**flow/run.sh**
```bash
#!/bin/bash
# the make line also repeats each setting of config.mk as NAME=value (left out here)
make -C /OpenROAD-flow-scripts/flow DESIGN_CONFIG=/design/flow/config.mk WORK_HOME=/design/flow/orfs CLKGATE_MAP_FILE= finish
```
**flow/config.mk**
```make
export PLATFORM = sky130hd
export DESIGN_NAME = processing_fsm
export DESIGN_NICKNAME = processing_fsm
export VERILOG_FILES = /design/flow/design.v
export SDC_FILE = /design/flow/constraint.sdc
export NUM_CORES = 4
export LEC_CHECK = 0
export CAP_MARGIN = 20
export CORE_MARGIN = 7
export CORE_UTILIZATION = 38
export GPL_TIMING_DRIVEN = 0
export MIN_ROUTING_LAYER = met2
export PLACE_DENSITY_LB_ADDON = 0.09
export SETUP_SLACK_MARGIN = 0.51
export SLEW_MARGIN = 20
export TNS_END_PERCENT = 10
```
**flow/constraint.sdc**
```tcl
create_clock -name core_clock -period 5.45 [get_ports {clock}]
set_input_delay 1.0900 -clock core_clock [delete_from_list [all_inputs] [get_ports {clock}]]
set_output_delay 1.0900 -clock core_clock [all_outputs]
set_load 0.01 [all_outputs]
```
**flow/design.v**
```verilog
module processing_fsm(clock, reset, start_signal, size, done, 
                            buf_0_write_en, buf_1_write_en, error_buf_write_en,
                            buf_0_w_data, buf_1_w_data, error_mem_w_data,
                            buf_0_r_data, buf_1_r_data, error_mem_r_data,
                            buf_0_addr, buf_1_addr, error_mem_addr, buf_sel);
    input clock;
    input reset;
    input start_signal;
    input size;
    output reg done;
    output reg buf_0_write_en;
    output reg buf_1_write_en;
    output error_buf_write_en; 
    output reg [7:0] buf_0_w_data;
    output reg [7:0] buf_1_w_data;
    output [15:0] error_mem_w_data; 
    input  [7:0] buf_0_r_data;
    input  [7:0] buf_1_r_data;
    input  [15:0] error_mem_r_data; 
    output reg [15:0] buf_0_addr;
    output reg [15:0] buf_1_addr;
    output reg [15:0] error_mem_addr; 
    output reg buf_sel;
    assign error_buf_write_en = 1'b0;
    assign error_mem_w_data = 16'b0;
    parameter PIXEL_OFFSET = 1'b1, LINE_OFFSET = 9'd256, LINE_MAX = 8'd239, PIXELS_PER_LINE = 9'd256;
    parameter MAX_ADDRESS = 18'd61439;
    parameter
        WAIT              = 5'b00000,
        LOAD_MID_ERR      = 5'b00001,
        LOAD_BTM_ERR      = 5'b00010,
        CHECK_PACKET_ERR  = 5'b00011,
        NW_PIXEL          = 5'b00100,
        NORTH_PIXEL       = 5'b00101,
        NE_PIXEL          = 5'b00110,
        WEST_PIXEL        = 5'b00111,
        EAST_PIXEL        = 5'b01000,
        SW_PIXEL          = 5'b01001,
        SOUTH_PIXEL       = 5'b01010,
        SE_PIXEL          = 5'b01011,
        MEM_WAIT_1        = 5'b01100,
        MEM_WAIT_2        = 5'b01101,
        MEM_WAIT_3        = 5'b01110,
        SUM               = 5'b01111,
        WRITE_RESULT      = 5'b10000,
        DONE              = 5'b10001;
    reg [7:0] nw_pixel;
    reg [7:0] n_pixel;
    reg [7:0] ne_pixel;
    reg [7:0] w_pixel;
    reg [7:0] e_pixel;
    reg [7:0] sw_pixel;
    reg [7:0] s_pixel;
    reg [7:0] se_pixel;
    reg init;
    reg [15:0] pixel_address;
    reg [10:0] sum; 
    reg [15:0] err_buf_top;
    reg [15:0] err_buf_mid;
    reg [15:0] err_buf_btm;
    reg [1:0] channel_count;
    reg [5:0] pixel_count;
    reg [3:0] packet_count;
    reg [7:0] line_count;
    wire [5:0] pixel_max;
    wire [3:0] packet_max;
    reg at_top;
    reg at_bottom;
    reg at_left;
    reg at_right;
    reg error_line_offset_w;
    reg error_line_offset_e;
    reg [4:0] state;
    reg from_buf_ne;
    reg from_buf_n;
    reg from_buf_nw;
    reg from_buf_w;
    reg from_buf_e;
    reg from_buf_sw;
    reg from_buf_s;
    reg from_buf_se;
    wire [4:0] packet_w = {1'b0, packet_count} - error_line_offset_w;
    wire [4:0] packet_e = {1'b0, packet_count} + error_line_offset_e;
    wire top_err_w = packet_w[4] ? 1'b0 : err_buf_top[4'd15 - packet_w[3:0]];
    wire btm_err_w = packet_w[4] ? 1'b0 : err_buf_btm[4'd15 - packet_w[3:0]];
    wire btm_err_e = packet_e[4] ? 1'b0 : err_buf_btm[4'd15 - packet_e[3:0]];
    assign pixel_max =  (size == 2'b10) ? 63 :
                        (size == 2'b01) ? 31 :
                                          15 ;
    assign packet_max = (size == 2'b10) ? 3 :
                        (size == 2'b01) ? 7 :
                                         15 ;
    always @(posedge clock, negedge reset) begin
        if(!reset) begin
            at_top <= 0;
            at_bottom <= 0;
            at_left <= 0;
            at_right <= 0;
        end
        else begin
            case(state)
                CHECK_PACKET_ERR: begin
                    if (line_count == 0) begin
                        at_top <= 1'b1;
                        at_bottom <= 1'b0;
                    end
                    else if (line_count == 239) begin
                        at_top <= 1'b0;
                        at_bottom <= 1'b1;
                    end
                    else begin 
                        at_top <= 1'b0;
                        at_bottom <= 1'b0;
                    end
                    if (pixel_count == 0 && packet_count == 0) begin
                        at_left <= 1'b1; 
                        at_right <= 1'b0;
                    end 
                    else if (pixel_count == pixel_max && packet_count == packet_max) begin
                        at_left <= 1'b0; 
                        at_right <= 1'b1;
                    end
                    else begin
                        at_left <= 1'b0; 
                        at_right <= 1'b0;
                    end
                end
                default: begin
                    at_top <= at_top;
                    at_bottom <= at_bottom;
                    at_left <= at_left;
                    at_right <= at_right;
                end
            endcase
        end 
    end
    always @(posedge clock, negedge reset) begin
        if(!reset) begin
            error_line_offset_w <= 1'b0;
            error_line_offset_e <= 1'b0;
        end
        else begin
            case(state)
                CHECK_PACKET_ERR: begin
                    if (err_buf_mid[15-packet_count] == 1) begin
                        if (pixel_count == 0) begin
                            error_line_offset_w <= 1'b1;
                            error_line_offset_e <= 1'b0;
                        end
                        else if (pixel_count == pixel_max) begin
                            error_line_offset_e <= 1'b1;
                            error_line_offset_w <= 1'b0;
                        end
                        else begin
                            error_line_offset_w <= 1'b0;
                            error_line_offset_e <= 1'b0;
                        end
                    end
                    else begin
                        error_line_offset_w <= 1'b0;
                        error_line_offset_e <= 1'b0;
                    end
                end
                default: begin
                    error_line_offset_w <= error_line_offset_w;
                    error_line_offset_e <= error_line_offset_e;
                end
            endcase
        end
    end
    always @(posedge clock, negedge reset) begin
        if(!reset) begin
            pixel_address <= 0;
        end
        else begin
            case(state)
                WAIT: begin
                    pixel_address <= 0;
                end
                CHECK_PACKET_ERR: begin
                    pixel_address <= line_count * PIXELS_PER_LINE + 
                                     packet_count * (pixel_max + 1) + 
                                     pixel_count;
                end
                default: begin
                    pixel_address <= pixel_address;
                end
            endcase
        end 
    end
    always @(posedge clock, negedge reset) begin
        if(!reset) begin
            nw_pixel <= 0;
            n_pixel <= 0;
            ne_pixel <= 0;
            w_pixel <= 0;
            e_pixel <= 0;
            sw_pixel <= 0;
            s_pixel <= 0;
            se_pixel <= 0;
        end
        else begin
            case(state)
                WEST_PIXEL: begin
                    if (from_buf_nw) begin
                        nw_pixel <= buf_1_r_data;
                    end
                    else begin
                        nw_pixel <= buf_0_r_data;
                    end
                end
                EAST_PIXEL: begin
                    if (from_buf_n) begin
                        n_pixel <= buf_1_r_data;
                    end
                    else begin
                        n_pixel <= buf_0_r_data;
                    end
                end
                SW_PIXEL: begin
                    if (from_buf_ne) begin
                        ne_pixel <= buf_1_r_data;
                    end
                    else begin
                        ne_pixel <= buf_0_r_data;
                    end
                end
                SOUTH_PIXEL: begin
                    if (from_buf_w) begin
                        w_pixel <= buf_1_r_data;
                    end
                    else begin
                        w_pixel <= buf_0_r_data;
                    end
                end
                SE_PIXEL: begin
                    if (from_buf_e) begin
                        e_pixel <= buf_1_r_data;
                    end
                    else begin
                        e_pixel <= buf_0_r_data;
                    end
                end
                MEM_WAIT_1: begin
                    if (from_buf_sw) begin
                        sw_pixel <= buf_1_r_data;
                    end
                    else begin
                        sw_pixel <= buf_0_r_data;
                    end
                end
                MEM_WAIT_2: begin
                    if (from_buf_s) begin
                        s_pixel <= buf_1_r_data;
                    end
                    else begin
                        s_pixel <= buf_0_r_data;
                    end
                end
                MEM_WAIT_3: begin
                    if (from_buf_se) begin
                        se_pixel <= buf_1_r_data;
                    end
                    else begin
                        se_pixel <= buf_0_r_data;
                    end
                end
                default: begin
                    nw_pixel <= nw_pixel;
                    n_pixel <= n_pixel;
                    ne_pixel <= ne_pixel;
                    w_pixel <= w_pixel;
                    e_pixel <= e_pixel;
                    sw_pixel <= sw_pixel;
                    s_pixel <= s_pixel;
                    se_pixel <= se_pixel;
                end
            endcase
        end
    end
    always @(posedge clock, negedge reset) begin
        if(!reset) begin
            sum <= 0;
        end
        else begin
            case(state)
                SUM: begin
                    if (at_top && at_left) begin
                        sum <= (e_pixel + e_pixel + se_pixel + se_pixel + s_pixel + s_pixel + e_pixel + s_pixel) >> 3;
                    end
                    else if (at_top && at_right) begin
                        sum <= (w_pixel + w_pixel + sw_pixel + sw_pixel + s_pixel + s_pixel + w_pixel + s_pixel) >> 3;
                    end
                    else if (at_top) begin
                        sum <= (w_pixel + w_pixel + sw_pixel + s_pixel + s_pixel + se_pixel + e_pixel + e_pixel) >> 3;
                    end
                    else if (at_bottom && at_left) begin
                        sum <= (n_pixel + n_pixel + ne_pixel + ne_pixel + e_pixel + e_pixel + n_pixel + e_pixel) >> 3;
                    end
                    else if (at_bottom && at_right) begin
                        sum <= (w_pixel + w_pixel + nw_pixel + nw_pixel + n_pixel + n_pixel + w_pixel + n_pixel) >> 3;
                    end
                    else if (at_left) begin
                        sum <= (n_pixel + n_pixel + ne_pixel + e_pixel + e_pixel + se_pixel + s_pixel + s_pixel) >> 3;
                    end
                    else if (at_right) begin
                        sum <= (n_pixel + n_pixel + nw_pixel + w_pixel + w_pixel + sw_pixel + s_pixel + s_pixel) >> 3;
                    end
                    else if (at_bottom) begin
                        sum <= (w_pixel + nw_pixel + n_pixel + ne_pixel + e_pixel + w_pixel + n_pixel + e_pixel) >> 3; 
                    end
                    else begin
                        sum <= (nw_pixel + n_pixel + ne_pixel + w_pixel + e_pixel + sw_pixel + s_pixel + se_pixel) >> 3; 
                    end
                end
                default: begin
                    sum <= sum;
                end
            endcase
        end
    end
    always @(posedge clock, negedge reset) begin
        if(!reset) begin
            line_count <= 0;
            packet_count <= 0;
            pixel_count <= 0;
        end
        else begin
            case(state)
                WAIT: begin
                    pixel_count <= 0;
                    packet_count <= 0;
                    line_count <= 0;
                end
                CHECK_PACKET_ERR: begin
                    if(err_buf_mid[15-packet_count] == 1) begin
                        pixel_count <= pixel_count;
                        packet_count <= packet_count;
                        line_count <= line_count;
                    end
                    else begin
                        if (packet_count == packet_max) begin
                            if (line_count == LINE_MAX) begin
                                pixel_count <= 0;
                                packet_count <= 0;
                                line_count <= 0;
                            end
                            else begin
                                pixel_count <= 0;
                                packet_count <= 0;
                                line_count <= line_count + 1;
                            end
                        end
                        else begin
                            pixel_count <= 0;
                            packet_count <= packet_count + 1;
                            line_count <= line_count;
                        end
                    end
                end
                WRITE_RESULT: begin
                        if (pixel_count == pixel_max) begin
                            pixel_count <= 0;
                            if (packet_count == packet_max) begin
                                packet_count <= 0;
                                if(line_count == LINE_MAX) begin
                                    line_count <= 0;
                                end
                                else begin
                                    line_count <= line_count + 1;
                                end
                            end
                            else begin
                                packet_count <= packet_count + 1;
                                line_count <= line_count;
                            end
                        end
                        else begin
                            pixel_count <= pixel_count + 1;
                            packet_count <= packet_count;
                            line_count <= line_count;
                        end
                    end
                DONE: begin
                    line_count <= 0;
                    packet_count <= 0;
                    pixel_count <= 0;
                end
                default: begin
                    line_count <= line_count;
                    packet_count <= packet_count;
                    pixel_count <= pixel_count;
                end
            endcase
        end
    end
    always @(posedge clock, negedge reset)
    begin
        if(!reset) begin
            buf_0_w_data <= 0;
            buf_0_write_en <= 0;
            buf_1_w_data <= 0;
            buf_1_write_en <= 0;
        end
        else begin
            case(state)
                WRITE_RESULT: begin
                    if (buf_sel) begin
                        buf_1_w_data <= sum;
                        buf_1_write_en <= 1;
                    end
                    else begin
                        buf_0_w_data <= sum;
                        buf_0_write_en <= 1;
                    end
                end
                default: begin
                    buf_0_w_data <= buf_0_w_data;
                    buf_0_write_en <= 0;
                    buf_1_w_data <= buf_1_w_data;
                    buf_1_write_en <= 0;
                end
            endcase
        end
    end
    always @(posedge clock, negedge reset) begin
        if(!reset) begin
            buf_sel <= 0;
            done <= 0;
        end
        else begin
            case(state)
                DONE: begin
                    buf_sel <= ~buf_sel;
                    done <= 1;
                end
                default: begin
                    buf_sel <= buf_sel;
                    done <= 0;
                end
            endcase
        end
    end
    always @(posedge clock, negedge reset) begin
        if(!reset) begin
            buf_0_addr <= 16'b0;
            buf_1_addr <= 16'b0;
            from_buf_nw <= 1'b0;
            from_buf_n <= 1'b0;
            from_buf_ne <= 1'b0;
            from_buf_w <= 1'b0;
            from_buf_e <= 1'b0;
            from_buf_sw <= 1'b0;
            from_buf_s <= 1'b0;
            from_buf_se <= 1'b0;
        end
        else begin
            case(state)
                NW_PIXEL: begin
                    if (buf_sel == 0) begin
                        if (top_err_w) begin
                            buf_0_addr <= buf_0_addr;
                            buf_1_addr <= pixel_address - PIXEL_OFFSET - LINE_OFFSET;
                            from_buf_nw <= 1'b1;
                        end 
                        else begin
                            buf_0_addr <= pixel_address - PIXEL_OFFSET - LINE_OFFSET;
                            buf_1_addr <= buf_1_addr;
                            from_buf_nw <= 1'b0;
                        end
                    end
                    else begin
                        if (top_err_w) begin
                            buf_0_addr <= pixel_address - PIXEL_OFFSET - LINE_OFFSET;
                            buf_1_addr <= buf_1_addr;
                            from_buf_nw <= 1'b0;
                        end 
                        else begin
                            buf_1_addr <= pixel_address - PIXEL_OFFSET - LINE_OFFSET;
                            buf_0_addr <= buf_0_addr;
                            from_buf_nw <= 1'b1;
                        end
                    end
                end
                NORTH_PIXEL: begin
                    if (buf_sel == 0) begin
                        if (err_buf_top[15-packet_count]) begin
                            buf_1_addr <= pixel_address - LINE_OFFSET;
                            buf_0_addr <= buf_0_addr;
                            from_buf_n <= 1'b1;
                        end 
                        else begin
                            buf_0_addr <= pixel_address - LINE_OFFSET;
                            buf_1_addr <= buf_1_addr;
                            from_buf_n <= 1'b0;
                        end
                    end
                    else begin
                        if (err_buf_top[15-packet_count]) begin
                            buf_0_addr <= pixel_address - LINE_OFFSET;
                            buf_1_addr <= buf_1_addr;
                            from_buf_n <= 1'b0;
                        end 
                        else begin
                            buf_1_addr <= pixel_address - LINE_OFFSET;
                            buf_0_addr <= buf_0_addr;
                            from_buf_n <= 1'b1;
                        end
                    end
                end
                NE_PIXEL: begin
                    if (buf_sel == 0) begin
                        if (top_err_w) begin
                            buf_1_addr <= pixel_address + PIXEL_OFFSET - LINE_OFFSET;
                            buf_0_addr <= buf_0_addr;
                            from_buf_ne <= 1'b1;
                        end 
                        else begin
                            buf_0_addr <= pixel_address + PIXEL_OFFSET - LINE_OFFSET;
                            buf_1_addr <= buf_1_addr;
                            from_buf_ne <= 1'b0;
                        end
                    end
                    else begin
                        if (top_err_w) begin
                            buf_0_addr <= pixel_address + PIXEL_OFFSET - LINE_OFFSET;
                            buf_1_addr <= buf_1_addr;
                            from_buf_ne <= 1'b0;
                        end 
                        else begin
                            buf_1_addr <= pixel_address + PIXEL_OFFSET - LINE_OFFSET;
                            buf_0_addr <= buf_0_addr;
                            from_buf_ne <= 1'b1;
                        end
                    end
                end
                WEST_PIXEL: begin
                    if (buf_sel == 0) begin
                        buf_1_addr <= pixel_address - PIXEL_OFFSET;
                        buf_0_addr <= buf_0_addr;
                        from_buf_w <= 1'b1;
                    end
                    else begin
                        buf_0_addr <= pixel_address - PIXEL_OFFSET;
                        buf_1_addr <= buf_1_addr;
                        from_buf_w <= 1'b0;
                    end
                end
                EAST_PIXEL: begin
                    if (buf_sel == 0) begin
                        buf_1_addr <= pixel_address + PIXEL_OFFSET;
                        buf_0_addr <= buf_1_addr;
                        from_buf_e <= 1'b1;
                    end
                    else begin
                        buf_0_addr <= pixel_address + PIXEL_OFFSET;
                        buf_1_addr <= buf_1_addr;
                        from_buf_e <= 1'b0;
                    end
                end
                SW_PIXEL: begin
                    if (buf_sel == 0) begin
                        if (btm_err_w) begin
                            buf_1_addr <= pixel_address - PIXEL_OFFSET + LINE_OFFSET;
                            buf_0_addr <= buf_0_addr;
                            from_buf_sw <= 1'b1;
                        end 
                        else begin
                            buf_0_addr <= pixel_address - PIXEL_OFFSET + LINE_OFFSET;
                            buf_1_addr <= buf_1_addr;
                            from_buf_sw <= 1'b0;
                        end
                    end
                    else begin
                        if (btm_err_w) begin
                            buf_0_addr <= pixel_address - PIXEL_OFFSET + LINE_OFFSET;
                            buf_1_addr <= buf_1_addr;
                            from_buf_sw <= 1'b0;
                        end 
                        else begin
                            buf_1_addr <= pixel_address - PIXEL_OFFSET + LINE_OFFSET;
                            buf_0_addr <= buf_0_addr;
                            from_buf_sw <= 1'b1;
                        end
                    end
                end
                SOUTH_PIXEL: begin
                    if (buf_sel == 0) begin
                        if (err_buf_btm[15-packet_count]) begin
                            buf_1_addr <= pixel_address + LINE_OFFSET;
                            buf_0_addr <= buf_0_addr;
                            from_buf_s <= 1'b1;
                        end 
                        else begin
                            buf_0_addr <= pixel_address + LINE_OFFSET;
                            buf_1_addr <= buf_1_addr;
                            from_buf_s <= 1'b0;
                        end
                    end
                    else begin
                        if (err_buf_btm[15-packet_count]) begin
                            buf_0_addr <= pixel_address + LINE_OFFSET;
                            buf_1_addr <= buf_1_addr;
                            from_buf_s <= 1'b0;
                        end 
                        else begin
                            buf_1_addr <= pixel_address + LINE_OFFSET;
                            buf_0_addr <= buf_0_addr;
                            from_buf_s <= 1'b1;
                        end
                    end
                end
                SE_PIXEL: begin
                    if (buf_sel == 0) begin
                        if (btm_err_e) begin
                            buf_1_addr <= pixel_address + PIXEL_OFFSET + LINE_OFFSET;
                            buf_0_addr <= buf_0_addr;
                            from_buf_se <= 1'b1;
                        end 
                        else begin
                            buf_0_addr <= pixel_address + PIXEL_OFFSET + LINE_OFFSET;
                            buf_1_addr <= buf_1_addr;
                            from_buf_se <= 1'b0;
                        end
                    end
                    else begin
                        if (btm_err_e) begin
                            buf_0_addr <= pixel_address + PIXEL_OFFSET + LINE_OFFSET;
                            buf_1_addr <= buf_1_addr;
                            from_buf_se <= 1'b0;
                        end 
                        else begin
                            buf_1_addr <= pixel_address + PIXEL_OFFSET + LINE_OFFSET;
                            buf_0_addr <= buf_0_addr;
                            from_buf_se <= 1'b1;
                        end
                    end
                end
                default: begin
                    buf_0_addr <= buf_0_addr;
                    buf_1_addr <= buf_1_addr;
                    from_buf_nw <= from_buf_nw;
                    from_buf_n <= from_buf_n;
                    from_buf_ne <= from_buf_ne;
                    from_buf_w <= from_buf_w;
                    from_buf_e <= from_buf_e;
                    from_buf_sw <= from_buf_sw;
                    from_buf_s <= from_buf_s;
                    from_buf_se <= from_buf_se;
                end
            endcase
        end
    end
    always @(posedge clock, negedge reset)
    begin
        if(!reset) begin
            init <= 1'b1;
            err_buf_top <= 16'b0;
            err_buf_mid <= 16'b0;
            err_buf_btm <= 16'b0;
            error_mem_addr <= 16'b0;
        end
        else begin
            case(state)
                WAIT: begin
                    init <= 1'b1;
                    err_buf_top <= 16'b0;
                    err_buf_mid <= error_mem_r_data;
                    err_buf_btm <= 16'b0;
                    if (start_signal) begin
                        error_mem_addr <= 16'b1;
                    end
                    else begin
                        error_mem_addr <= 16'b0;
                    end
                end
                LOAD_MID_ERR: begin
                    init <= 1'b1;
                    err_buf_top <= err_buf_top;
                    err_buf_mid <= err_buf_mid;
                    err_buf_btm <= err_buf_btm;
                    error_mem_addr <= 16'b01;
                end
                LOAD_BTM_ERR: begin
                    init <= 1'b0;
                    if (init == 1'b1) begin
                        err_buf_top <= err_buf_top;
                        err_buf_mid <= err_buf_mid;
                        err_buf_btm <= err_buf_btm;
                        error_mem_addr <= error_mem_addr;
                    end
                    else begin
                        err_buf_top <= err_buf_mid;
                        err_buf_mid <= err_buf_btm;
                        err_buf_btm <= err_buf_btm;
                        error_mem_addr <= error_mem_addr;
                    end
                end
                CHECK_PACKET_ERR: begin
                    err_buf_top <= err_buf_top;
                    err_buf_mid <= err_buf_mid;
                    err_buf_btm <= error_mem_r_data;
                    error_mem_addr <= line_count + 1'b1;
                end
                default: begin
                    err_buf_top <= err_buf_top;
                    err_buf_mid <= err_buf_mid;
                    err_buf_btm <= err_buf_btm;
                    error_mem_addr <= error_mem_addr;
                end
            endcase
        end
    end
    always @ (posedge clock, negedge reset) begin
        if(!reset) begin
            state <= WAIT;
        end
        else begin
            case(state)
                WAIT: begin
                    if(start_signal) begin
                        state <= LOAD_MID_ERR;
                    end
                    else begin
                        state <= WAIT;
                    end
                end
                LOAD_MID_ERR: begin
                    state <= LOAD_BTM_ERR;
                end
                LOAD_BTM_ERR: begin
                    state <= CHECK_PACKET_ERR;
                end
                CHECK_PACKET_ERR: begin
                    if (err_buf_mid[15-packet_count] == 1'b1) begin
                        state <= NW_PIXEL;
                    end
                    else begin
                        if (packet_count == packet_max) begin
                            if (line_count == LINE_MAX) begin
                                state <= DONE;
                            end
                            else begin
                                state <= LOAD_BTM_ERR;
                            end
                        end
                        else begin
                            state <= CHECK_PACKET_ERR;
                        end
                    end
                end
                NW_PIXEL: begin
                    state <= NORTH_PIXEL;
                end
                NORTH_PIXEL: begin
                    state <= NE_PIXEL;
                end
                NE_PIXEL: begin
                    state <= WEST_PIXEL;
                end
                WEST_PIXEL: begin
                    state <= EAST_PIXEL;
                end 
                EAST_PIXEL: begin
                    state <= SW_PIXEL;
                end
                SW_PIXEL: begin
                    state <= SOUTH_PIXEL;
                end
                SOUTH_PIXEL: begin
                    state <= SE_PIXEL;
                end
                SE_PIXEL: begin
                    state <= MEM_WAIT_1;
                end
                MEM_WAIT_1: begin
                    state <= MEM_WAIT_2;
                end
                MEM_WAIT_2: begin
                    state <= MEM_WAIT_3;
                end
                MEM_WAIT_3: begin
                    state <= SUM;
                end
                SUM: begin
                    state <= WRITE_RESULT;
                end
                WRITE_RESULT: begin
                    if (pixel_count == pixel_max) begin
                        if (packet_count == packet_max) begin
                            if(line_count == LINE_MAX) begin
                                state <= DONE;
                            end
                            else begin
                                state <= LOAD_BTM_ERR;
                            end
                        end
                        else begin
                            state <= CHECK_PACKET_ERR;
                        end
                    end
                    else begin
                        state <= CHECK_PACKET_ERR;
                    end
                end
                DONE: begin
                    state <= WAIT;
                end 
            endcase
        end
    end
endmodule
```
==> flow_summary.ini, run 1 <==
; physical design summary
[synthesis]
synthCells = 2352
top_area_frac = 0.267
synthSimpleGateAreaFrac = 0.107
largest_area_cell = dfrtp_1
yosys_area_um2 = 23000
syn_area_um2 = 23000
area_leaders = dfrtp_1, fa_1, ha_1, mux2i_1, inv_1
synth.logic.top_family = adder cells
avgSynthCellArea_um2 = 9.79
ys_sh_xor = 0.0487
ys_cells = 2352
yosysWarnings = 1
ys_sh_aoi = 0.133
yosys.stat.seqShare = 0.270
synth-edff-count = 0
common_cells = inv_1, dfrtp_1, fa_1
fa_ha_area_frac = 0.256
synth_top_flop_cell = dfrtp_1
ys_ff = 248
most_common_cell = inv_1
ys_types = 86
muxShareOfSynthArea = 0.107
synth-async-reset-ratio = 1.00

[timing]
max_slew.worst_pin.slew_ns = 1.01
slew_violations = 0
finalCriticalPeriod_ns = 4.96
rsz0062_at_grt = yes
finalSetupViolations = 0
finalCritPeriodShare = 0.910
clock-skew-final_ns = 0.0304
tns_ns = 0
relSlewSlack = 0.323
max_clock_freq_mhz = 202
hold_viol_final = 0

[critical_path]
startpoint = sw_pixel[1]
crit_top_cell = fa_1
slowest_stage = fa_1
path_depth = 15
endpoint_kind = flip-flop
critPathLaunchType = flip-flop
critPathMaxFanout = 5
reg2reg_from = sw_pixel[1]
ff2ff_path_depth = 15
rr_endpoint = sum[3]
arrival_ns = 5.44
worst-path-buf-inv = 3
endpoint = sum[3]
crit_type = reg -> reg
required_ns = 5.93
timing.critical_path.cells = inv_1 > fa_1 > fa_1 > inv_1 > fa_1 > inv_1 > fa_1 > nor2_2 > fa_2 > a21o_1 > a21oi_4 > xnor2_2 > mux4_2 > mux4_2 > mux2_4
cp_top_family = adder cells
slowest_delay_ns = 0.57
r2r_slack_ns = 0.49

[floorplanning]
die-area_um2 = 67700
io_pins = 121
placementRows = 90
dieWidth_um = 260
die_h_um = 260
fp_util = 0.383
coreArea_um2 = 60100

[global_route]
grt_overflow_total = 0
grt_max_degree = 96
grt_first_pass_wirelength_mm = 113
antenna_found_initial = 3
grt_pass1_vias = 28200
groute.usage.overall = 0.323

[clock_network]
cts_tree = built
clk_latency_ns = 0.62
cts_buffers = 31
ctsHoldBuffers = 0
cts_root_buffer = clkbuf_16
htree_levels = 1
clock-sinks = 248
clk_path_buf_depth = 3
clk_pin_slew_ns = 0.06

[route]
vias_per_cell = 7.45
num_antenna_cells = 0
drtPass1Iterations = 6
antenna_left = 0
first_iter_violations = 3681
drc = 0
via_count = 24900
drt-total-wl_mm = 74.3
wire_per_inst_um = 22.2

[finish]
area_delta_synth_final_pct = 15.5
fillCellCount = 5899
post-route-util = 0.442
fin_cells = 3340
finalNetCount = 2916
final_design_area_no_fill_um2 = 26600

[outcome]
outcome = complete, no violations

[place]
placed_cells_incl_taps = 3242
placed_cell_area_um2 = 25000
gp_congestion = 0.898
io_buffers = 80
dp_hpwl_mm = 56.6

[min_path]
whs_path_depth = 0
min_path_type = reg -> reg
min_from = state[12]
min_to = state[7]

[flow_run]
warnings = 38
cap_viol_max_count = 0
==> final cells by class <==
class                      count  area [um^2]  share of cell area
clock inverter                 9         91.3             0.00343
tap                          782          978              0.0368
timing repair buffer         124         1180              0.0443
inverter                     296         1120              0.0420
buffer                       152          718              0.0270
sequential                   248         6270               0.236
multi-input combinational   1681        15300               0.575
clock buffer                  48          950              0.0357
==> metrics by stage <==
stage                     setup WS [ns]  hold slack (ns)
after CTS                         0.440            0.371
after detailed placement         -0.343            0.358
after global placement            -9.22            0.362
after floorplan                   0.555            0.352
final                             0.489            0.370
after global routing              0.344            0.386
==> metal layers <==
| metal | GRT usage | up-vias | routed length, um |
|---|---|---|---|
| met5 | 0.0585 | - | 307 |
| met4 | 0.0345 | 18 | 5180 |
| met3 | 0.434 | 589 | 29300 |
| met2 | 0.405 | 6890 | 39500 |
| met1 | - | 9109 | 0 |
| li1 | - | 8277 | - |
==> repair_timing <==
item / CTS / global route
buffers inserted: 23 / 18
endpoints found under the setup margin: 24 / 27
gates resized: 44 / 50
pin swaps: 7 / 22
==> inputs of run 2 (changes only) <==
- CORE_MARGIN: 7 -> 2
- CORE_UTILIZATION: 38 -> 19
- CTS_CLUSTER_SIZE: not set -> 30
- GPL_TIMING_DRIVEN: 0 -> not set
- HOLD_SLACK_MARGIN: not set -> 0.16
- MIN_ROUTING_LAYER: met2 -> not set
- PLACE_DENSITY_LB_ADDON: 0.09 -> not set
- SETUP_SLACK_MARGIN: 0.51 -> 1.58
- TNS_END_PERCENT: 10 -> not set
- clock period: 5.45 -> 7.0 ns (I/O delays scaled with it)
==> run 2 against run 1 <==
  * First-iteration DRC count shrank 65%
  * Critical path depth is the same
  * Clock skew shrank 0.011 ns
  * Register-to-register slack gained 1.2 ns
  * Worst setup slack gained 1.2 ns
  * Core utilization shrank 22 points
  * Hold slack gained 0.12 ns
  * Critical path type unchanged
  * Critical endpoint unchanged
==> flow_summary.ini, run 2 <==
; physical design summary
[critical_path]
critPathLaunchType = flip-flop
endpoint = sum[3]
startpoint = n_pixel[1]
endpoint_kind = flip-flop
rr_endpoint = sum[3]
cp_top_family = adder cells
timing.critical_path.cells = inv_1 > fa_1 > fa_1 > fa_1 > inv_1 > ha_1 > a21oi_1 > nor2_1 > fa_1 > a21o_1 > a21oi_1 > xnor2_1 > mux4_2 > mux4_2 > mux2_2
arrival_ns = 5.73
worst-path-buf-inv = 2
path_depth = 15
ff2ff_path_depth = 15
crit_top_cell = fa_1
r2r_slack_ns = 1.71
required_ns = 7.45
slowest_delay_ns = 0.55
slowest_stage = fa_1
reg2reg_from = n_pixel[1]
critPathMaxFanout = 7
crit_type = reg -> reg

[synthesis]
top_area_frac = 0.267
muxShareOfSynthArea = 0.107
synth.logic.top_family = adder cells
common_cells = inv_1, dfrtp_1, fa_1
ys_ff = 248
area_leaders = dfrtp_1, fa_1, ha_1, mux2i_1, inv_1
syn_area_um2 = 23000
most_common_cell = inv_1
synth-edff-count = 0
ys_types = 86
yosysWarnings = 1
ys_sh_aoi = 0.133
yosys_area_um2 = 23000
largest_area_cell = dfrtp_1
yosys.stat.seqShare = 0.270
fa_ha_area_frac = 0.256
synthSimpleGateAreaFrac = 0.107
avgSynthCellArea_um2 = 9.79
ys_sh_xor = 0.0487
synth_top_flop_cell = dfrtp_1
ys_cells = 2352
synthCells = 2352
synth-async-reset-ratio = 1.00

[route]
via_count = 17100
drt-total-wl_mm = 68.0
wire_per_inst_um = 17.0
num_antenna_cells = 0
first_iter_violations = 1305
vias_per_cell = 4.26
drc = 0
drtPass1Iterations = 6
antenna_left = 0

[timing]
rsz0062_at_grt = yes
hold_viol_final = 0
clock-skew-final_ns = 0.0191
finalSetupViolations = 0
postLayoutSetupSlackWorst_ns = 1.71
relSlewSlack = 0.263
slew_violations = 0
finalCriticalPeriod_ns = 5.29
max_slew.worst_pin.slew_ns = 1.10
max_clock_freq_mhz = 189
finalCritPeriodShare = 0.755
tns_ns = 0

[outcome]
outcome = complete, no violations

[clock_network]
ctsHoldBuffers = 0
clk_latency_ns = 0.57
clk_pin_slew_ns = 0.05
clock-sinks = 248
cts_buffers = 35
cts_resized = 0
cts_setup_buffers = 0
cts_root_buffer = clkbuf_16
cts_tree = built
clk_path_buf_depth = 3
htree_levels = 2

[floorplanning]
die-area_um2 = 124000
dieWidth_um = 352
placementRows = 127
coreArea_um2 = 120000
die_h_um = 352
io_pins = 121
fp_util = 0.192

[global_route]
grt_overflow_total = 0
antenna_found_initial = 7
grt_pass1_vias = 17200
groute.usage.overall = 0.109
grt_max_degree = 134
grt_first_pass_wirelength_mm = 106

[flow_run]
warnings = 39
cap_viol_max_count = 0

[place]
dp_hpwl_mm = 53.5
place_ws_ns = 1.60
gp_congestion = 0.894
io_buffers = 96

[finish]
finalNetCount = 2759
post-route-util = 0.223
area_delta_synth_final_pct = 16.4
fillCellCount = 13200

[min_path]
min_path_type = reg -> reg
min_from = buf_1_write_en
whs_path_depth = 1
min_to = buf_1_write_en
run 2: per-stage QoR:
| stage | hold WS, ns | std cells | instance area, um^2 |
|---|---|---|---|
| 6_report | 0.486 | 4013 | 26800 |
| 5_1_grt | 0.501 | 4013 | 26800 |
| 4_1_cts | 0.486 | 4012 | 26800 |
| 3_5_place_dp | 0.471 | 3951 | 25600 |
| 3_3_place_gp | 0.464 | 3951 | 25600 |
| 2_1_floorplan | 0.352 | 2377 | 23100 |
run 2: metal layers:
layer,global-route usage,part of all wire,routed length [um],vias to the layer above
met2,0.192,0.50,34300,364
met5,0,0.00019,13,-
met4,0.0305,0.026,1780,2
li1,-,-,-,8062
met3,0.0172,0.045,3040,93
met1,0.137,0.42,28900,8586
run 2: area by class of cell:
cell class | count | area [um^2] | share of cell area
clock buffers | 49 | 988 | 0.0369
well taps | 1612 | 2020 | 0.0753
multi-input cells | 1681 | 15100 | 0.564
repair buffers | 115 | 1140 | 0.0426
flip-flops and latches | 248 | 6220 | 0.232
clock inverters | 12 | 214 | 0.00798
inverters | 296 | 1110 | 0.0415
==> inputs of run 3 (changes only) <==
- CORE_UTILIZATION: 19 -> 72
- CTS_CLUSTER_SIZE: 30 -> not set
- HOLD_SLACK_MARGIN: 0.16 -> not set
- SETUP_SLACK_MARGIN: 1.58 -> not set
- TNS_END_PERCENT: not set -> 20
- clock period: 7.0 -> 5.93 ns (I/O delays scaled with it)
==> run 3 against run 2 <==
  * Sequential share of layout area is 1.5 points higher
  * Via count rose by 7.3%
  * Core utilization grew 57 points
  * Largest cell class unchanged
  * Critical path type unchanged
==> flow_summary.ini, run 3 <==
; physical design summary
[synthesis]
synth-async-reset-ratio = 1.00
yosysWarnings = 1
ys_cells = 2352
fa_ha_area_frac = 0.256
area_leaders = dfrtp_1, fa_1, ha_1, mux2i_1, inv_1
yosys.stat.seqShare = 0.270
yosys_area_um2 = 23000
ys_sh_xor = 0.0487
synth.logic.top_family = adder cells
avgSynthCellArea_um2 = 9.79
common_cells = inv_1, dfrtp_1, fa_1
synth-edff-count = 0
synthSimpleGateAreaFrac = 0.107
syn_area_um2 = 23000
muxShareOfSynthArea = 0.107
ys_types = 86
most_common_cell = inv_1
synthCells = 2352
ys_ff = 248
largest_area_cell = dfrtp_1
top_area_frac = 0.267
ys_sh_aoi = 0.133
synth_top_flop_cell = dfrtp_1

[flow_run]
cap_viol_max_count = 0
warnings = 40

[place]
dp_hpwl_mm = 48.9
placed_cell_area_um2 = 24100
io_buffers = 96
place_ws_ns = 0.532
gp_congestion = 0.979

[clock_network]
clk_pin_slew_ns = 0.07
clk_latency_ns = 0.56
htree_levels = 1
ctsHoldBuffers = 0
clk_path_buf_depth = 3
cts_setup_buffers = 0
clock-sinks = 248
cts_root_buffer = clkbuf_16
cts_resized = 0
cts_tree = built
cts_buffers = 28

[route]
vias_per_cell = 6.55
drt-total-wl_mm = 64.1
antenna_left = 0
wire_per_inst_um = 22.9
drc = 0
drtPass1Iterations = 6
first_iter_violations = 1737
via_count = 18400
num_antenna_cells = 0

[min_path]
min_to = buf_1_write_en
min_path_type = reg -> reg
min_from = buf_1_write_en
whs_path_depth = 1

[finish]
area_delta_synth_final_pct = 9.08
final_design_area_no_fill_um2 = 25100
finalNetCount = 2763

[timing]
rsz0062_at_grt = no
relSlewSlack = 0.347
finalCritPeriodShare = 0.913
finalCriticalPeriod_ns = 5.41
finalSetupViolations = 0
tns_ns = 0
postLayoutSetupSlackWorst_ns = 0.515
slew_violations = 0
hold_viol_final = 0
clock-skew-final_ns = 0.0146
max_clock_freq_mhz = 185
max_slew.worst_pin.slew_ns = 0.980

[global_route]
grt_max_degree = 144
groute.usage.overall = 0.395
grt_pass1_vias = 18600
grt_first_pass_wirelength_mm = 102
grt_overflow_total = 0
antenna_found_initial = 0

[floorplanning]
die_h_um = 183
coreArea_um2 = 31600
dieWidth_um = 183
fp_util = 0.730
io_pins = 121
placementRows = 65
die-area_um2 = 33400

[critical_path]
critPathMaxFanout = 7
crit_type = reg -> reg
reg2reg_from = e_pixel[3]
crit_top_cell = fa_1
endpoint_kind = flip-flop
critPathLaunchType = flip-flop
slowest_stage = dfrtp_1
ff2ff_path_depth = 17
required_ns = 6.36
worst-path-buf-inv = 4
slowest_delay_ns = 0.60
rr_endpoint = sum[7]
arrival_ns = 5.84
cp_top_family = adder cells
r2r_slack_ns = 0.52
timing.critical_path.cells = inv_1 > fa_1 > inv_1 > fa_1 > fa_1 > inv_1 > fa_1 > inv_1 > fa_1 > a21o_1 > a21oi_1 > o21ai_0 > o211a_1 > o21ai_0 > a211oi_1 > a311oi_1 > a31oi_1
endpoint = sum[7]
startpoint = e_pixel[3]
path_depth = 17

[outcome]
outcome = complete, no violations
## run 3: per-layer routing
metal	wire length [um]	part of all wire	GRT usage	up-vias
li1	-	-	-	8064
met1	23800	0.37	0.498	9110
met2	31500	0.49	0.666	951
met3	4700	0.073	0.0572	235
met4	4150	0.065	0.211	0
met5	0	0	0	-
## run 3: stage by stage
stage	instances	hold WS [ns]	utilization
final	2805	0.484	0.796
after global routing	2805	0.509	0.796
after CTS	2805	0.490	0.795
after detailed placement	2753	0.475	0.765
after global placement	2753	0.465	0.765
after floorplan	2377	0.352	-
## run 3: cell type report
cell class | instances | area [um^2]
repair buffers | 126 | 1200
fillers | 2069 | 6440
multi-input cells | 1681 | 15100
well taps | 402 | 503
clock inverters | 15 | 181
flip-flops and latches | 248 | 6210
inverters | 296 | 1110
clock buffers | 37 | 785
==> inputs of run 4 (changes only) <==
- PLACE_DENSITY: not set -> 0.79
- TNS_END_PERCENT: 20 -> not set
- clock period: 5.93 -> 4.34 ns (I/O delays scaled with it)
==> run 4 against run 3 <==
  * Now fails the layout checks on negative setup slack
  * Clock-buffer cell count increased by 1
  * Die size unchanged
  * Synthesized cell count unchanged
  * Worst setup slack got worse by 1.1 ns
  * Sequential share of layout area decreased by 1.4 points
==> flow_summary.ini, run 4 <==
; physical design summary
[critical_path]
required_ns = 4.79
critPathLaunchType = flip-flop
path_depth = 15
slowest_stage = fa_1
endpoint_kind = flip-flop
cp_top_family = adder cells
crit_top_cell = fa_1
ff2ff_path_depth = 15
worst-path-buf-inv = 5
reg2reg_from = w_pixel[1]
arrival_ns = 5.38
endpoint = sum[1]
timing.critical_path.cells = inv_2 > fa_2 > fa_1 > inv_2 > fa_1 > inv_1 > fa_1 > nor2_2 > fa_2 > buf_4 > buf_4 > xor2_1 > mux4_2 > mux4_2 > mux2_2
rr_endpoint = sum[1]
r2r_slack_ns = -0.60
startpoint = w_pixel[1]
critPathMaxFanout = 2
crit_type = reg -> reg
slowest_delay_ns = 0.57

[clock_network]
clk_path_buf_depth = 3
cts_root_buffer = clkbuf_16
cts_buffers = 28
clock-sinks = 248
htree_levels = 1
clk_latency_ns = 0.58
cts_tree = built
clk_pin_slew_ns = 0.07

[synthesis]
largest_area_cell = dfrtp_1
synthCells = 2352
ys_sh_aoi = 0.133
fa_ha_area_frac = 0.256
ys_sh_xor = 0.0487
yosys.stat.seqShare = 0.270
ys_cells = 2352
synth.logic.top_family = adder cells
top_area_frac = 0.267
yosys_area_um2 = 23000
yosysWarnings = 1
syn_area_um2 = 23000
common_cells = inv_1, dfrtp_1, fa_1
area_leaders = dfrtp_1, fa_1, ha_1, mux2i_1, inv_1
synthSimpleGateAreaFrac = 0.107
synth_top_flop_cell = dfrtp_1
avgSynthCellArea_um2 = 9.79
muxShareOfSynthArea = 0.107
most_common_cell = inv_1
synth-async-reset-ratio = 1.00
synth-edff-count = 0
ys_ff = 248
ys_types = 86

[floorplanning]
io_pins = 121
fp_util = 0.730
die-area_um2 = 33400
dieWidth_um = 183
placementRows = 65
die_h_um = 183
coreArea_um2 = 31600

[timing]
max_clock_freq_mhz = 203
finalSetupViolations = 7
hold_viol_final = 0
clock-skew-final_ns = 0.0225
tns_ns = -2.52
finalCritPeriodShare = 1.14
max_slew.worst_pin.slew_ns = 1.15
relSlewSlack = 0.228
holdWs_ns = 0.311
postLayoutSetupSlackWorst_ns = -0.597
rsz0062_at_grt = yes
slew_violations = 0
finalCriticalPeriod_ns = 4.94

[outcome]
so.violations = negative setup slack
outcome = finished with violations

[finish]
area_delta_synth_final_pct = 16.1
finalNetCount = 2919
post-route-util = 0.847
fin_cells = 2962
final_design_area_no_fill_um2 = 26700

[route]
highest_layer = met5
wire_per_inst_um = 23.7
wl_met1_mm = 25.0
wl_met3_mm = 6.20
drc = 0
drt-total-wl_mm = 70.2
wl_met2_mm = 33.4
via_count = 19400
antenna_left = 0
drtPass1Iterations = 6
vias_per_cell = 6.54
first_iter_violations = 1910

[global_route]
grt_overflow_total = 0
grt_first_pass_wirelength_mm = 109
antenna_found_initial = 2
grt_pass1_vias = 20100
groute.usage.overall = 0.424
grt_max_degree = 93

[place]
place_ws_ns = -0.437
gp_congestion = 0.958
placed_cells_incl_taps = 2897
placed_cell_area_um2 = 25300
dp_hpwl_mm = 49.1
io_buffers = 96

[flow_run]
cap_viol_max_count = 0
warnings = 39

[min_path]
min_path_type = in -> async
-- run 4: layout make-up --
class | count | area (um^2)
tap | 402 | 503
clock inverter | 14 | 259
inverter | 296 | 1110
antenna | 1 | 2.50
clock buffer | 38 | 810
sequential | 248 | 6230
timing repair buffer | 282 | 2400
fill | 1714 | 4840
multi-input combinational | 1681 | 15400
-- run 4: metal layers --
| metal | vias to the layer above | track usage |
|---|---|---|
| met5 | - | 0 |
| met4 | 2 | 0.266 |
| met3 | 317 | 0.0872 |
| met2 | 1090 | 0.703 |
| met1 | 9629 | 0.510 |
| li1 | 8348 | - |
-- run 4: timing repair --
item,CTS,global route
cloned,0,0
resized,30,54
buffers inserted,6,9
pin swaps,32,43
endpoints found under the hold margin,0,0
hold buffers,0,0
setup endpoints to repair,7,7
==> inputs of run 5 (changes only) <==
- ABC_AREA: not set -> 1
- PLACE_DENSITY: 0.79 -> not set
- clock period: 4.34 -> 5.01 ns (I/O delays scaled with it)
==> run 5 against run 4 <==
  * Now clean on timing, DRC and antenna
  * Global-route usage grew 5.4 points
  * First-iteration DRC count increased by 45%
  * Critical path type unchanged
  * Worst setup slack better by 0.82 ns
  * Largest cell class unchanged
  * Critical path depth rose by 4
  * Clock skew decreased by 0.0075 ns
  * Via count rose by 16%
  * Clock-buffer cell count rose by 4
  * Core utilization fell by 4.2 points
  * Cell count rose by 19%
==> flow_summary.ini, run 5 <==
; physical design summary
[global_route]
grt_first_pass_wirelength_mm = 123
grt_max_degree = 115
antenna_found_initial = 4
grt_pass1_vias = 22300
groute.usage.overall = 0.477
grt_overflow_total = 0

[critical_path]
critPathMaxFanout = 7
slowest_stage = dfrtp_1
critPathLaunchType = flip-flop
worst-path-buf-inv = 2
ff2ff_path_depth = 19
startpoint = e_pixel[0]
path_depth = 19
crit_type = reg -> reg
arrival_ns = 5.31
endpoint_kind = flip-flop
slowest_delay_ns = 0.80
endpoint = sum[5]
reg2reg_from = e_pixel[0]
required_ns = 5.53
r2r_slack_ns = 0.22
cp_top_family = adder cells
rr_endpoint = sum[5]
timing.critical_path.cells = inv_1 > fa_1 > fa_1 > fa_1 > inv_1 > ha_1 > nand2_1 > a21oi_1 > fa_1 > nand3_1 > nand2_1 > a31oi_1 > xor2_1 > nand2_1 > nand3_1 > nand3_1 > nand3_1 > nand2_1 > a21oi_1

[synthesis]
synth-async-reset-ratio = 1.00
most_common_cell = nand2_1
ys_ff = 248
synthCells = 2974
ys_sh_xor = 0.0200
common_cells = nand2_1, inv_1, o21ai_0
ys_sh_aoi = 0.172
ys_cells = 2974
fa_ha_area_frac = 0.251
yosysWarnings = 1
ys_types = 71
synth.logic.top_family = adder cells
avgSynthCellArea_um2 = 7.87
synthSimpleGateAreaFrac = 0.180
yosys.stat.seqShare = 0.265
top_area_frac = 0.263
largest_area_cell = dfrtp_1
synth_top_flop_cell = dfrtp_1
yosys_area_um2 = 23400
syn_area_um2 = 23400
synth-edff-count = 0
muxShareOfSynthArea = 0.000428
area_leaders = dfrtp_1, fa_1, nand2_1, inv_1, ha_1

[finish]
fin_cells = 3525
finalNetCount = 3439
area_delta_synth_final_pct = 10.9

[floorplanning]
io_pins = 121
fp_util = 0.725
placementRows = 66
dieWidth_um = 184
coreArea_um2 = 32300
die-area_um2 = 34000
die_h_um = 184

[min_path]
min_path_type = in -> async

[route]
antenna_left = 0
drc = 0
first_iter_violations = 2764
drtPass1Iterations = 6
vias_per_cell = 6.39
via_count = 22500
wire_per_inst_um = 22.3
drt-total-wl_mm = 78.7

[timing]
tns_ns = 0
hold_viol_final = 0
finalSetupViolations = 0
slew_violations = 0
finalCritPeriodShare = 0.956
max_clock_freq_mhz = 209
clock-skew-final_ns = 0.0150
relSlewSlack = 0.189
max_slew.worst_pin.slew_ns = 1.20
rsz0062_at_grt = no
finalCriticalPeriod_ns = 4.79
holdWs_ns = 0.428

[clock_network]
clock-sinks = 248
cts_buffers = 30
htree_levels = 1
cts_tree = built
cts_root_buffer = clkbuf_16
cts_setup_buffers = 0
clk_pin_slew_ns = 0.06
clk_path_buf_depth = 3
clk_latency_ns = 0.61

[outcome]
outcome = complete, no violations

[place]
io_buffers = 96
placed_cells_incl_taps = 3467
dp_hpwl_mm = 58.0
gp_congestion = 1.05

[flow_run]
warnings = 44
cap_viol_max_count = 0
## run 5: layout make-up
type,instances,area (um^2)
well taps,442,553
repair buffers,147,1360
fillers,2160,6320
clock inverters,14,289
flip-flops and latches,248,6210
diodes,2,5.00
multi-input cells,2109,14700
clock buffers,42,896
inverters,521,1960
## run 5: metrics by stage
stage               worst slack (ns)  utilization  cell area (um^2)
floorplan                      0.731            -             23500
global placement               0.422        0.767             24800
detailed placement             0.288        0.767             24800
CTS                            0.264        0.804             26000
global route                  0.0118        0.804             26000
finish                         0.220        0.804             26000
## run 5: routing by layer
layer,wire length (um),vias up,track usage
met4,6720,2,0.335
met1,27400,10600,0.576
met5,15,-,0
li1,-,9732,-
met3,9360,500,0.132
met2,35200,1661,0.743
## run 5: repair_timing
action                     4_1_cts  5_1_grt
hold buffers                     0        0
resized                          0        1
hold endpoints to repair         0        0
setup endpoints to repair        0        1
==> inputs of run 6 (changes only) <==
- CAP_MARGIN: 20 -> 0
- CORE_ASPECT_RATIO: not set -> 0.92
- CTS_CLUSTER_DIAMETER: not set -> 42
- CTS_CLUSTER_SIZE: not set -> 99
- GPL_TIMING_DRIVEN: not set -> 1
- MAX_ROUTING_LAYER: not set -> met5
- MIN_ROUTING_LAYER: not set -> met1
- PLACE_DENSITY_LB_ADDON: not set -> 0.28
- SETUP_SLACK_MARGIN: not set -> 0.78
- SLEW_MARGIN: 20 -> 25
- TNS_END_PERCENT: not set -> 5
- clock period: 5.01 -> 4.34 ns (I/O delays scaled with it)
==> run 6 against run 5 <==
  * The layout now fails its checks (negative setup slack)
  * Worst setup slack worse by 1.0 ns
  * Cell count up 1.2%
  * Flip-flop count unchanged
  * Routed wire length up 10%
  * Clock-buffer cell count down 8
  * Synthesized cell count unchanged
  * Non-clock buffer count up 56
  * Critical path type unchanged
  * Largest cell class unchanged
==> flow_summary.ini, run 6 <==
; physical design summary
[finish]
final_design_area_no_fill_um2 = 26500
fillCellCount = 1959
area_delta_synth_final_pct = 13.3
post-route-util = 0.825
finalNetCount = 3496
fin_cells = 3566

[outcome]
so.violations = negative setup slack
outcome = finished with violations

[floorplanning]
fp_util = 0.728
die-area_um2 = 34000
io_pins = 121
coreArea_um2 = 32200
die_h_um = 177
dieWidth_um = 192
placementRows = 63

[flow_run]
warnings = 39
cap_viol_max_count = 0

[clock_network]
clk_pin_slew_ns = 0.06
cts_buffers = 31
clock-sinks = 248
clk_latency_ns = 0.61
cts_root_buffer = clkbuf_16
cts_tree = built
htree_levels = 1
clk_path_buf_depth = 3

[global_route]
groute.usage.overall = 0.511
antenna_found_initial = 10
grt_pass1_vias = 23900
grt_overflow_total = 0
grt_max_degree = 100
grt_first_pass_wirelength_mm = 131

[route]
drc = 0
drt-total-wl_mm = 86.5
antenna_left = 0
first_iter_violations = 3580
wire_per_inst_um = 24.3
via_count = 23500
drtPass1Iterations = 12
vias_per_cell = 6.59

[timing]
max_slew.worst_pin.slew_ns = 1.00
finalCritPeriodShare = 1.18
hold_viol_final = 0
slew_violations = 0
postLayoutSetupSlackWorst_ns = -0.802
finalSetupViolations = 8
finalCriticalPeriod_ns = 5.14
clock-skew-final_ns = 0.0254
relSlewSlack = 0.330
tns_ns = -4.02
rsz0062_at_grt = yes
max_clock_freq_mhz = 194

[synthesis]
largest_area_cell = dfrtp_1
syn_area_um2 = 23400
ys_types = 71
ys_cells = 2974
avgSynthCellArea_um2 = 7.87
ys_sh_xor = 0.0200
top_area_frac = 0.263
synthCells = 2974
synthSimpleGateAreaFrac = 0.180
synth-async-reset-ratio = 1.00
yosys.stat.seqShare = 0.265
most_common_cell = nand2_1
common_cells = nand2_1, inv_1, o21ai_0
synth.logic.top_family = adder cells
synth_top_flop_cell = dfrtp_1
ys_sh_aoi = 0.172
yosys_area_um2 = 23400
fa_ha_area_frac = 0.251
yosysWarnings = 1
muxShareOfSynthArea = 0.000428
area_leaders = dfrtp_1, fa_1, nand2_1, inv_1, ha_1
ys_ff = 248
synth-edff-count = 0

[critical_path]
startpoint = nw_pixel[1]
required_ns = 4.79
endpoint_kind = flip-flop
rr_endpoint = sum[0]
slowest_stage = fa_2
critPathMaxFanout = 2
path_depth = 15
timing.critical_path.cells = inv_1 > fa_2 > fa_1 > fa_1 > inv_1 > ha_1 > nand2_2 > a21oi_1 > buf_4 > fa_2 > o21ai_1 > o22ai_1 > o211a_1 > o211ai_1 > a31oi_1
cp_top_family = adder cells
worst-path-buf-inv = 3
arrival_ns = 5.59
critPathLaunchType = flip-flop
endpoint = sum[0]
r2r_slack_ns = -0.80
slowest_delay_ns = 0.64
ff2ff_path_depth = 15
reg2reg_from = nw_pixel[1]
crit_type = reg -> reg

[place]
dp_hpwl_mm = 59.4
place_ws_ns = -0.161
io_buffers = 96
gp_congestion = 1.04
placed_cells_incl_taps = 3490
placed_cell_area_um2 = 25200

[min_path]
min_path_type = in -> async
run 6: timing repair:
item | CTS | global route
gates resized | 22 | 31
endpoints found under the setup margin | 8 | 37
hold endpoints to repair | 0 | 0
pin swaps | 10 | 10
buffers inserted | 9 | 3
hold buffers | 0 | 0
run 6: area by class of cell:
| type | count | area, um^2 | share of cell area |
|---|---|---|---|
| clock buffers | 34 | 797 | 0.0301 |
| repair buffers | 203 | 1780 | 0.0673 |
| inverters | 521 | 1960 | 0.0740 |
| well taps | 422 | 528 | 0.0199 |
| flip-flops and latches | 248 | 6240 | 0.235 |
| clock inverters | 24 | 277 | 0.0104 |
| multi-input cells | 2109 | 14900 | 0.562 |
| diodes | 5 | 12.5 | 0.000472 |
run 6: through the flow:
stage          hold WS (ns)
3_3_place_gp          0.463
5_1_grt               0.349
2_1_floorplan         0.349
4_1_cts               0.350
6_report              0.271
3_5_place_dp          0.458
run 6: metal layers:
metal	wire, um	track usage	part of all wire
met3	12000	0.182	0.14
met4	8110	0.387	0.094
met2	38800	0.790	0.45
met1	27400	0.581	0.32
met5	240	0.0325	0.0028
==> inputs of run 7 (changes only) <==
- ABC_AREA: 1 -> not set
- CORE_ASPECT_RATIO: 0.92 -> not set
- CTS_CLUSTER_DIAMETER: 42 -> not set
- CTS_CLUSTER_SIZE: 99 -> 87
- GPL_TIMING_DRIVEN: 1 -> not set
- HOLD_SLACK_MARGIN: not set -> -0.06
- MAX_ROUTING_LAYER: met5 -> not set
- MIN_ROUTING_LAYER: met1 -> not set
- PLACE_DENSITY_LB_ADDON: 0.28 -> 0.13
- SETUP_SLACK_MARGIN: 0.78 -> 1.27
- SLEW_MARGIN: 25 -> 30
- TNS_END_PERCENT: 5 -> not set
==> run 7 against run 6 <==
  * Still fails the layout checks on negative setup slack
  * Critical endpoint is now sum[4]
  * Non-clock buffer count increased by 191
  * Global-route usage down 6.5 points
  * Hold slack worse by 0.041 ns
  * Register-to-register slack gained 0.31 ns
  * Largest cell class unchanged
==> flow_summary.ini, run 7 <==
; physical design summary
[synthesis]
ys_ff = 248
yosysWarnings = 1
avgSynthCellArea_um2 = 9.79
ys_types = 86
ys_sh_xor = 0.0487
synthSimpleGateAreaFrac = 0.107
ys_cells = 2352
synth.logic.top_family = adder cells
fa_ha_area_frac = 0.256
ys_sh_aoi = 0.133
largest_area_cell = dfrtp_1
synth-edff-count = 0
common_cells = inv_1, dfrtp_1, fa_1
synth-async-reset-ratio = 1.00
most_common_cell = inv_1
area_leaders = dfrtp_1, fa_1, ha_1, mux2i_1, inv_1
synthCells = 2352
yosys.stat.seqShare = 0.270
yosys_area_um2 = 23000
synth_top_flop_cell = dfrtp_1
syn_area_um2 = 23000
muxShareOfSynthArea = 0.107
top_area_frac = 0.267

[timing]
postLayoutSetupSlackWorst_ns = -0.495
max_clock_freq_mhz = 207
hold_viol_final = 0
finalCriticalPeriod_ns = 4.83
clock-skew-final_ns = 0.0197
relSlewSlack = 0.332
rsz0062_at_grt = yes
tns_ns = -2.60
finalCritPeriodShare = 1.11
max_slew.worst_pin.slew_ns = 1.00
finalSetupViolations = 7
slew_violations = 0

[critical_path]
cp_top_family = adder cells
ff2ff_path_depth = 18
required_ns = 4.83
slowest_stage = fa_1
endpoint_kind = flip-flop
path_depth = 18
reg2reg_from = nw_pixel[4]
startpoint = nw_pixel[4]
critPathMaxFanout = 3
timing.critical_path.cells = inv_2 > buf_4 > fa_1 > inv_1 > fa_1 > inv_1 > fa_1 > inv_1 > ha_1 > buf_4 > a21oi_1 > o31ai_1 > a31oi_1 > xor2_1 > mux4_2 > nor2_2 > a211oi_1 > a211oi_1
crit_type = reg -> reg
endpoint = sum[4]
r2r_slack_ns = -0.49
worst-path-buf-inv = 6
arrival_ns = 5.32
rr_endpoint = sum[4]
critPathLaunchType = flip-flop
slowest_delay_ns = 0.54

[clock_network]
clk_pin_slew_ns = 0.07
clk_latency_ns = 0.59
cts_buffers = 29
ctsHoldBuffers = 0
cts_tree = built
clk_path_buf_depth = 3
cts_root_buffer = clkbuf_16
htree_levels = 1
clock-sinks = 248

[place]
place_ws_ns = -0.397
placed_cells_incl_taps = 2900
io_buffers = 96
gp_congestion = 0.947
dp_hpwl_mm = 49.6

[global_route]
met2_usage = 0.742
antenna_found_initial = 0
grt_util_met3 = 0.0864
grt_first_pass_wirelength_mm = 115
grtUsageMet1 = 0.532
groute.usage.overall = 0.446
grt_pass1_vias = 21100
grt_overflow_total = 0
grt_max_degree = 68
grt-busiest-layer = met2

[floorplanning]
die-area_um2 = 33400
die_h_um = 183
coreArea_um2 = 31600
dieWidth_um = 183
placementRows = 65
fp_util = 0.730
io_pins = 121

[finish]
post-route-util = 0.903
area_delta_synth_final_pct = 23.7
finalNetCount = 3033
fin_cells = 3077

[outcome]
outcome = finished with violations
so.violations = negative setup slack

[flow_run]
cap_viol_max_count = 0
warnings = 39

[min_path]
min_path_type = in -> async

[route]
via_count = 21100
drtPass1Iterations = 7
wire_per_inst_um = 25.7
antenna_left = 0
drc = 0
drt-total-wl_mm = 79.1
first_iter_violations = 2530
vias_per_cell = 6.87
## run 7: metrics by stage
stage | instance area, um^2 | hold WS, ns
after floorplan | 23500 | 0.352
after global placement | 25500 | 0.466
after detailed placement | 25500 | 0.470
after CTS | 27700 | 0.260
after global routing | 28500 | 0.286
final | 28500 | 0.230
## run 7: cell type report
| type | count | area (um^2) |
|---|---|---|
| Multi-Input combinational cell | 1682 | 16000 |
| Sequential cell | 248 | 6250 |
| Timing Repair Buffer | 394 | 3520 |
| Fill cell | 1294 | 3080 |
| Inverter | 296 | 1120 |
| Clock buffer | 30 | 739 |
| Tap cell | 402 | 503 |
| Clock inverter | 24 | 292 |
| Antenna cell | 1 | 2.50 |
## run 7: per-layer routing
metal,part of all wire,vias to the layer above
li1,-,8597
met1,0.34,10300
met2,0.48,1726
met3,0.097,563
met4,0.092,0
met5,0,-
## run 7: timing repair
action,4_1_cts,5_1_grt
cloned,3,1
buffers inserted,74,44
resized,112,90
setup endpoints to repair,62,52
pin swaps,56,71
